==> inputs of cedar <==
==> flow/design.v (excerpt) <==
module alu16_top(clk, valA, valB, aluop, sub, lr, cc, result);
	input clk;
	input [15:0] valA, valB;
	input [3:0] aluop;
	input sub, lr;
	output reg [3:0] cc;
	output reg [15:0] result;
	reg [15:0] a_q, b_q;
	reg [3:0] op_q;
	reg sub_q, lr_q;
	wire [3:0] cc_w;
	wire [15:0] result_w;
	ALU alu(.valA(a_q), .valB(b_q), .aluop(op_q), .sub(sub_q), .lr(lr_q), .cc(cc_w), .result(result_w));
	always @(posedge clk) begin
		a_q <= valA;
		b_q <= valB;
		op_q <= aluop;
		sub_q <= sub;
		lr_q <= lr;
		cc <= cc_w;
		result <= result_w;
	end
endmodule
make LEC_CHECK=0 ABC_AREA=0 CAP_MARGIN=20 CORE_ASPECT_RATIO=1.17 CORE_MARGIN=2 CORE_UTILIZATION=66 GPL_ROUTABILITY_DRIVEN=1 MIN_ROUTING_LAYER=met1 SLEW_MARGIN=20 finish   # period 3.61 ns
run.sh (not shown) runs the stock make flow with config.mk's settings and CLKGATE_MAP_FILE=.
==> inputs of garnet, as changes to cedar <==
--- a/flow/config.mk
+++ b/flow/config.mk
@@ -7,9 +7,11 @@
 export LEC_CHECK = 0
 export ABC_AREA = 0
-export CAP_MARGIN = 20
-export CORE_ASPECT_RATIO = 1.17
+export CAP_MARGIN = 10
+export CORE_ASPECT_RATIO = 0.72
 export CORE_MARGIN = 2
-export CORE_UTILIZATION = 66
+export CORE_UTILIZATION = 72
 export GPL_ROUTABILITY_DRIVEN = 1
 export MIN_ROUTING_LAYER = met1
+export SETUP_SLACK_MARGIN = 0.43
 export SLEW_MARGIN = 20
+export TNS_END_PERCENT = 5
==> flow/constraint.sdc (replaced) <==
create_clock -name core_clock -period 6.38 [get_ports {clk}]
set_input_delay 1.2760 -clock core_clock [delete_from_list [all_inputs] [get_ports {clk}]]
set_output_delay 1.2760 -clock core_clock [all_outputs]
set_load 0.01 [all_outputs]
==> inputs of harbor, as changes to cedar <==
--- a/flow/config.mk
+++ b/flow/config.mk
@@ -10,5 +10,5 @@
 export CORE_ASPECT_RATIO = 1.17
 export CORE_MARGIN = 2
-export CORE_UTILIZATION = 66
+export CORE_UTILIZATION = 65
 export GPL_ROUTABILITY_DRIVEN = 1
 export MIN_ROUTING_LAYER = met1
==> flow/constraint.sdc (replaced) <==
create_clock -name core_clock -period 3.63 [get_ports {clk}]
set_input_delay 0.7260 -clock core_clock [delete_from_list [all_inputs] [get_ports {clk}]]
set_output_delay 0.7260 -clock core_clock [all_outputs]
set_load 0.01 [all_outputs]
==> inputs of zinc, as changes to cedar <==
--- a/flow/config.mk
+++ b/flow/config.mk
@@ -10,6 +10,7 @@
 export CORE_ASPECT_RATIO = 1.17
 export CORE_MARGIN = 2
-export CORE_UTILIZATION = 66
-export GPL_ROUTABILITY_DRIVEN = 1
+export CORE_UTILIZATION = 40
+export GPL_ROUTABILITY_DRIVEN = 0
 export MIN_ROUTING_LAYER = met1
+export SETUP_SLACK_MARGIN = -0.62
 export SLEW_MARGIN = 20
==> flow/constraint.sdc (replaced) <==
create_clock -name core_clock -period 6.38 [get_ports {clk}]
set_input_delay 1.2760 -clock core_clock [delete_from_list [all_inputs] [get_ports {clk}]]
set_output_delay 1.2760 -clock core_clock [all_outputs]
set_load 0.01 [all_outputs]
==> notes <==
- In routed wire length, zinc and garnet hardly differ.
- In synthesized cell count, garnet and cedar do not differ.
- In zinc the register-to-register slack is higher than in garnet, by 0.41 ns.
- Between garnet and zinc, the lower hold slack is in garnet (gap 0.0063 ns).
- zinc produced a clean layout. garnet completed with no timing, DRC or antenna violations. harbor died in global routing (5_1_grt). cedar aborted during clock tree synthesis (4_1_cts).


==> 08-02 <==
alu16_top again, from the RTL that the note above started with.
export LEC_CHECK = 0
export CAP_MARGIN = 20
export CELL_PAD_IN_SITES_DETAIL_PLACEMENT = 2
export CORE_MARGIN = 2
export CORE_UTILIZATION = 38
export GPL_ROUTABILITY_DRIVEN = 1
export GPL_TIMING_DRIVEN = 0
export MAX_ROUTING_LAYER = met5
export PLACE_DENSITY_LB_ADDON = 0.05
export SLEW_MARGIN = 5
export TNS_END_PERCENT = 20
create_clock -name core_clock -period 6.65 [get_ports {clk}]
==> inputs of 06-07, as changes to 08-02 <==
Settings changed: CELL_PAD_IN_SITES_DETAIL_PLACEMENT 2 to unset, CORE_UTILIZATION 38 to 70, CTS_CLUSTER_DIAMETER set to 246, CTS_CLUSTER_SIZE set to 37, GPL_ROUTABILITY_DRIVEN 1 to unset, GPL_TIMING_DRIVEN 0 to unset, HOLD_SLACK_MARGIN set to -0.08, MAX_ROUTING_LAYER met5 to unset, PLACE_DENSITY set to 0.69, PLACE_DENSITY_LB_ADDON 0.05 to unset, SLEW_MARGIN 5 to 20, TNS_END_PERCENT 20 to unset.
==> flow/constraint.sdc (replaced) <==
create_clock -name core_clock -period 2.27 [get_ports {clk}]
set_input_delay 0.4540 -clock core_clock [delete_from_list [all_inputs] [get_ports {clk}]]
set_output_delay 0.4540 -clock core_clock [all_outputs]
set_load 0.01 [all_outputs]
==> comparison <==
06-07 failed in detailed placement with DPL-0038. 08-02 completed with no timing, DRC or antenna violations.
Synthesized cell count is the same in 08-02 and 06-07.
Against 08-02, the die size of 06-07 is lower by about 45%.
Synthesized area is the same in 06-07 and 08-02.
==> figures <==
metric	06-07	08-02
Outcome	aborted with a tool error	timing/DRC/antenna clean
Failing step	detailed placement	-
Horizontal die size	102 microns	137 microns
Core Footprint	9280 sq um	17,300 sq um
Die outline area	10,400 sq um	18,800 sq um
Starting density of the core	72.4%	38.9%
Post-synthesis cell area	6720 sq um	6720 sq um
Unique cell type count in the Yosys netlist	84	84
FP Rows	35	48
Die span in y	102 microns	137 microns
Portion of synthesized cell area occupied by the leading cell type	17.0%	17.0%
Routability cong.	1.33	1.07
Simple share	16.6%	16.6%


==> inputs of branch xenon <==
alu16_top again, from the RTL that the note above started with.
// alu16_top
module alu16_top(clk, valA, valB, aluop, sub, lr, cc, result);
	input clk;
	input [15:0] valA, valB;
	input [3:0] aluop;
	input sub, lr;
	output reg [3:0] cc;
	output reg [15:0] result;
	reg [15:0] a_q, b_q;
	reg [3:0] op_q;
	reg sub_q, lr_q;
	wire [3:0] cc_w;
	wire [15:0] result_w;
	ALU alu(.valA(a_q), .valB(b_q), .aluop(op_q), .sub(sub_q), .lr(lr_q), .cc(cc_w), .result(result_w));
	always @(posedge clk) begin
		a_q <= valA;
		b_q <= valB;
		op_q <= aluop;
		sub_q <= sub;
		lr_q <= lr;
		cc <= cc_w;
		result <= result_w;
	end
endmodule
==> flow/config.mk <==
export PLATFORM = sky130hd
export DESIGN_NAME = alu16_top
export DESIGN_NICKNAME = alu16_top
export VERILOG_FILES = /design/flow/design.v
export SDC_FILE = /design/flow/constraint.sdc
export NUM_CORES = 4
export LEC_CHECK = 0
export ABC_AREA = 1
export CAP_MARGIN = 0
export CORE_ASPECT_RATIO = 1.17
export CORE_MARGIN = 2
export CORE_UTILIZATION = 71
export CTS_CLUSTER_DIAMETER = 47
export CTS_CLUSTER_SIZE = 25
export GPL_ROUTABILITY_DRIVEN = 1
export MIN_ROUTING_LAYER = met1
export PLACE_DENSITY_LB_ADDON = 0.27
export SETUP_SLACK_MARGIN = 0.46
export SLEW_MARGIN = 20
==> flow/constraint.sdc <==
create_clock -name core_clock -period 3.6 [get_ports {clk}]
set_input_delay 0.7200 -clock core_clock [delete_from_list [all_inputs] [get_ports {clk}]]
set_output_delay 0.7200 -clock core_clock [all_outputs]
set_load 0.01 [all_outputs]
==> branch ember: changes against branch xenon <==
ABC_AREA = 0   (was 1)
CAP_MARGIN = 20   (was 0)
CORE_ASPECT_RATIO = 0.5   (was 1.17)
CORE_UTILIZATION = 44   (was 71)
CTS_CLUSTER_DIAMETER = not set   (was 47)
CTS_CLUSTER_SIZE = not set   (was 25)
PLACE_DENSITY_LB_ADDON = 0.14   (was 0.27)
SETUP_SLACK_MARGIN = not set   (was 0.46)
TNS_END_PERCENT = 15   (was not set)
==> flow/constraint.sdc (replaced) <==
create_clock -name core_clock -period 6.38 [get_ports {clk}]
set_input_delay 1.2760 -clock core_clock [delete_from_list [all_inputs] [get_ports {clk}]]
set_output_delay 1.2760 -clock core_clock [all_outputs]
set_load 0.01 [all_outputs]
==> design notes <==
The first error in the log reads "[ERROR GRT-0116] Global routing finished with congestion. Check the congestion regions in the DRC Viewer". The flow did not finish. By count the netlist is led by sky130_fd_sc_hd__nand2_1, sky130_fd_sc_hd__nand3_1, sky130_fd_sc_hd__inv_1. The last stage reached was global routing. The chip area in the Yosys report was 0.00601 mm^2; the met3 routing resource usage after global routing was 34.0%. The global routing stage identified its most utilized layer as met2. The run gives 19.2% for the fraction of synthesized cell area taken by the top area cell type. The pre-CTS setup check shows a worst slack of 0.149 ns.
[end of results for branch xenon]
==> design notes <==
Net switching is 37.4% of the power. The number of clock buffers in the layout is 12. The run finished with no timing, DRC or antenna violations. The most used standard cell by instance count after synthesis is sky130_fd_sc_hd__a21oi_1. In this run the biggest area consumer among cell types represents 17.0% of the synthesized area. In the routed layout, each cell is associated on average with a via count of 6.71. The chip area line in the Yosys stat output reads 0.00672 mm^2. In the global route stage, met2 resource usage came out at 48.4%. The adder-cell share of the synthesized area is 11.9%.

The highest-utilization routing layer at the global route stage was met1. In the global route stage, met3 resource usage came out at 11.4%. Ranked by instance count, the synthesized netlist is headed by sky130_fd_sc_hd__a21oi_1, sky130_fd_sc_hd__ha_1, sky130_fd_sc_hd__nor2_1.
[end of results for branch ember]


==> run C <==
alu16_top again, from the RTL that the note above started with.
make LEC_CHECK=0 ABC_AREA=1 CAP_MARGIN=20 CORE_ASPECT_RATIO=1.17 CORE_MARGIN=2 CORE_UTILIZATION=71 CTS_CLUSTER_DIAMETER=47 CTS_CLUSTER_SIZE=25 GPL_ROUTABILITY_DRIVEN=1 MIN_ROUTING_LAYER=met1 PLACE_DENSITY_LB_ADDON=0.27 SLEW_MARGIN=20 finish   # period 3.6 ns
==> run G (differences from run C) <==
==> flow/config.mk (replaced) <==
export PLATFORM = sky130hd
export DESIGN_NAME = alu16_top
export DESIGN_NICKNAME = alu16_top
export VERILOG_FILES = /design/flow/design.v
export SDC_FILE = /design/flow/constraint.sdc
export NUM_CORES = 4
export LEC_CHECK = 0
export ABC_AREA = 1
export CAP_MARGIN = 20
export CORE_MARGIN = 2
export CORE_UTILIZATION = 72
export CTS_CLUSTER_DIAMETER = 392
export CTS_CLUSTER_SIZE = 100
export SLEW_MARGIN = 20
==> flow/constraint.sdc (replaced) <==
create_clock -name core_clock -period 2.22 [get_ports {clk}]
set_input_delay 0.4440 -clock core_clock [delete_from_list [all_inputs] [get_ports {clk}]]
set_output_delay 0.4440 -clock core_clock [all_outputs]
set_load 0.01 [all_outputs]
==> results <==
quantity	run C	run G
Run status	timing/DRC/antenna clean	aborted with a tool error
Failing step	-	detailed placement (3_5_place_dp)
Post-Syn Area	6010 sq um	6010 sq um
Yosys synthesis chip area	6010 sq um	6010 sq um
Init Core Util	0.725	0.739
Area fraction in xor and xnor cells	0.0233	0.0233
Ys cells	975	975
Synth Area in Simple Gates	0.424	0.424
FA/HA/MAJ Cells, Area Fraction	0.133	0.133
Placer's final routability congestion estimate	1.19	1.16
Number of flops mapped to enable cells by yosys	0	0
Die Y-Extent	104 um	95.4 um
Die extent in x	89.1 um	95.4 um
Synth warnings	1	1
Prevailing post-synth register cell	dfxtp_1	dfxtp_1
Number of core rows	36	33
Mean cell area of the mapped netlist	6.16 sq um	6.16 sq um
Sequential cell area fraction in the yosys report	0.190	0.190
Number of instances in the synthesized netlist	975	975
Number of I/O port buffers	58	58
Top cell type by total area after synthesis	nand2_1	nand2_1
Die area	9220 sq um	9100 sq um
Floorplan Nets	1078	1078
Core area	8290 sq um	8130 sq um
